==> inputs of willow <==
## APB_INT_Count
module APB_INT_Count#(
    parameter DATA_WIDTH = 32,
    parameter ADDR_WIDTH = 16
) 
(
    input  wire                     PCLK,         
    input  wire                     PRESETn,      
    input  wire                     PSEL,         
    input  wire                     PENABLE,      
    input  wire                     PWRITE,       
    input  wire [ADDR_WIDTH-1:0]    PADDR,        
    input  wire [DATA_WIDTH-1:0]    PWDATA,       
    output reg  [DATA_WIDTH-1:0]    PRDATA,       
    output reg                      PREADY,       
    output reg                      PSLVERR,      
    output  wire                    linux_irq,    
    output  wire                    lim_irq,      
    output  wire                    itim_irq,     
    input  wire                     linux_ack,    
    input  wire                     lim_ack,      
    input  wire                     itim_ack      
);
==> flow/config.mk <==
export PLATFORM = sky130hd
export DESIGN_NAME = APB_INT_Count
export DESIGN_NICKNAME = APB_INT_Count
export VERILOG_FILES = /design/flow/design.v
export SDC_FILE = /design/flow/constraint.sdc
export NUM_CORES = 4
export LEC_CHECK = 0
export CAP_MARGIN = 20
export CORE_MARGIN = 2
export CORE_UTILIZATION = 40
export SLEW_MARGIN = 20
==> flow/constraint.sdc <==
create_clock -name core_clock -period 6.76 [get_ports {PCLK}]
set_input_delay 1.3520 -clock core_clock [delete_from_list [all_inputs] [get_ports {PCLK}]]
set_output_delay 1.3520 -clock core_clock [all_outputs]
set_load 0.01 [all_outputs]
run.sh (not shown) runs the stock make flow with config.mk's settings and CLKGATE_MAP_FILE=.
==> lagoon: changes against willow <==
Settings changed: ABC_AREA set to 1, CELL_PAD_IN_SITES_DETAIL_PLACEMENT set to 2, CORE_ASPECT_RATIO set to 1.01, CORE_MARGIN 2 to 5, CORE_UTILIZATION 40 to 51, CTS_CLUSTER_SIZE set to 95, GPL_ROUTABILITY_DRIVEN set to 0, GPL_TIMING_DRIVEN set to 0, MIN_ROUTING_LAYER set to met2, SLEW_MARGIN 20 to 10.
==> flow/constraint.sdc (replaced) <==
create_clock -name core_clock -period 7.14 [get_ports {PCLK}]
set_input_delay 1.4280 -clock core_clock [delete_from_list [all_inputs] [get_ports {PCLK}]]
set_output_delay 1.4280 -clock core_clock [all_outputs]
set_load 0.01 [all_outputs]
==> notes <==
- willow finished clean. lagoon died in detailed placement (3_5_place_dp), error DPL-0033.
- Die size: lagoon is smaller than willow (11%).
- In willow the synthesized cell count is smaller than in lagoon, by about 19%.
- Against willow, the synthesized area of lagoon is larger by about 9%.


==> run a <==
Starting RTL as in the previous note.
clock: 10.0 ns
lec_check: 0
cap_margin: 20
core_aspect_ratio: 1.07
core_margin: 2
core_utilization: 39
cts_cluster_size: 92
hold_slack_margin: 0.1
slew_margin: 25
==> run b (differences from run a) <==
Settings changed: ABC_AREA set to 1, CAP_MARGIN 20 to 40, CORE_ASPECT_RATIO 1.07 to 1.41, CORE_UTILIZATION 39 to 72, CTS_CLUSTER_DIAMETER set to 45, CTS_CLUSTER_SIZE 92 to 10, HOLD_SLACK_MARGIN 0.1 to 0.3, PLACE_DENSITY_LB_ADDON set to 0.17, SETUP_SLACK_MARGIN set to 1.12, SLEW_MARGIN 25 to 20, TNS_END_PERCENT set to 5.
==> flow/constraint.sdc (replaced) <==
create_clock -name core_clock -period 3.76 [get_ports {PCLK}]
set_input_delay 0.7520 -clock core_clock [delete_from_list [all_inputs] [get_ports {PCLK}]]
set_output_delay 0.7520 -clock core_clock [all_outputs]
set_load 0.01 [all_outputs]
==> run c (differences from run a) <==
Settings changed: CORE_ASPECT_RATIO 1.07 to not set, CORE_UTILIZATION 39 to 72, CTS_CLUSTER_DIAMETER set to 374, CTS_CLUSTER_SIZE 92 to 14, HOLD_SLACK_MARGIN 0.1 to not set, PLACE_DENSITY_LB_ADDON set to 0.06, SLEW_MARGIN 25 to 20.
==> flow/constraint.sdc (replaced) <==
create_clock -name core_clock -period 5.34 [get_ports {PCLK}]
set_input_delay 1.0680 -clock core_clock [delete_from_list [all_inputs] [get_ports {PCLK}]]
set_output_delay 1.0680 -clock core_clock [all_outputs]
set_load 0.01 [all_outputs]
==> results_dict.tcl <==
# metrics dict for downstream scripts
set metrics [dict create \
    status "finished clean" \
    path_buffers 1 \
    rows 93 \
    ys_sh_xor_pct 0.519 \
    cp-end-kind "flop" \
    sh_comb_area_pct 44.3 \
    seq_share_pct 43.9 \
]
The numbers above come from run c.

==> results_dict.tcl <==
# metrics dict for downstream scripts
set metrics [dict create \
    die_x_um 340 \
    ys_sh_simple_pct 21.8 \
    sh_comb_area_pct 42.9 \
    syn_inst 5902 \
    seq_share_pct 42.4 \
    status "finished clean" \
    ys_sh_xor_pct 0.519 \
]
The numbers above come from run a.

==> results_dict.tcl <==
# metrics dict for downstream scripts
set metrics [dict create \
    path_buffers 1 \
    status "finished clean" \
    cp-end-kind "output pin" \
    ys_sh_xor_pct 0.493 \
    seq_share_pct 41.0 \
    rows 116 \
    warnings 57 \
    mux_area_share_pct 0 \
]
The numbers above come from run b.



==> v12 <==
Starting RTL as in the previous note.
clock: 6.76 ns
lec_check: 0
cap_margin: 20
core_margin: 2
core_utilization: 40
setup_slack_margin: -0.04
slew_margin: 20
==> inputs of v29, as changes to v12 <==
SETUP_SLACK_MARGIN = unset   (was -0.04)
==> flow/constraint.sdc (replaced) <==
create_clock -name core_clock -period 10.0 [get_ports {PCLK}]
set_input_delay 2.0000 -clock core_clock [delete_from_list [all_inputs] [get_ports {PCLK}]]
set_output_delay 2.0000 -clock core_clock [all_outputs]
set_load 0.01 [all_outputs]
==> inputs of v35, as changes to v12 <==
ABC_AREA = 1   (was unset)
CAP_MARGIN = 40   (was 20)
CORE_ASPECT_RATIO = 1.41   (was unset)
CORE_UTILIZATION = 72   (was 40)
CTS_CLUSTER_DIAMETER = 45   (was unset)
CTS_CLUSTER_SIZE = 10   (was unset)
HOLD_SLACK_MARGIN = 0.3   (was unset)
PLACE_DENSITY = 0.42   (was unset)
SETUP_SLACK_MARGIN = 1.12   (was -0.04)
==> flow/constraint.sdc (replaced) <==
create_clock -name core_clock -period 3.76 [get_ports {PCLK}]
set_input_delay 0.7520 -clock core_clock [delete_from_list [all_inputs] [get_ports {PCLK}]]
set_output_delay 0.7520 -clock core_clock [all_outputs]
set_load 0.01 [all_outputs]
==> qor summary <==
                                                                                  v12                              v29                               v35
Via count of the first global-routing pass                                      40500                            40500                             47900
Post-synthesis average cell area                                             8.00 um2                         8.00 um2                          7.09 um2
Reg clk slew, reported paths                                                  0.06 ns                          0.06 ns                           0.05 ns
Average vias per placed instance                                                 6.03                             6.07                              6.18
Total number of H-tree levels                                                       3                                3                                 4
Post-placement setup slack                                                    1.19 ns                          2.96 ns                          0.188 ns
Yosys adder share                                                             0.0795%                          0.0795%                           0.0729%
PwrDens                                                                    252 nW/um2                       170 nW/um2                        461 nW/um2
Placement-stage cell area                                                   49600 um2                        49200 um2                         53500 um2
Sum of routed wire segments on met1                                          75600 um                         76100 um                          59100 um
Synth mux share                                                                 3.03%                            3.03%                                0%
Total Nets Final                                                                 5822                             5803                              7246
Logic pwr share                                                                  4.1%                             4.0%                              6.8%
Combinational logic power                                                      547 uW                           363 uW                           1.82 mW
Hold EP                                                              PREADY$_DFF_PN0_                 PREADY$_DFF_PN0_     lim_count[9][23]$_SDFFE_PN0P_
Met1 usage                                                                      40.4%                            40.4%                             50.0%
CP Capture Point                                        itim_count[7][9]$_SDFFE_PN0P_  linux_count[2][26]$_SDFFE_PN0P_            PRDATA[14]$_DFFE_PN0P_
Post-Synthesis Net Count                                                         5961                             5961                              7328
Total number of vias                                                            44600                            44700                             50700
Clock buffer count in the final layout                                            168                              181                               184
Clk Latency, worst-skew pair                                                  0.73 ns                          0.71 ns                           0.75 ns
Quantity of hold-fixing buffers added after cts                                     0                                0                                 1
Number of gates on the worst path with buffers counted                              9                               10                                14
Outcome                                                                finished clean                   finished clean                    finished clean
Slowest cell on crit path                                      sky130_fd_sc_hd__or4_1          sky130_fd_sc_hd__or4b_1  sky130_fd_sc_hd__clkdlybuf4s50_1
Setup repair after global routing missed its margin                                no                               no                               yes
Setup Fix Bufs, Post-CTS                                                            0                                0                                 6
Power is estimated from default activity; no workload was simulated.
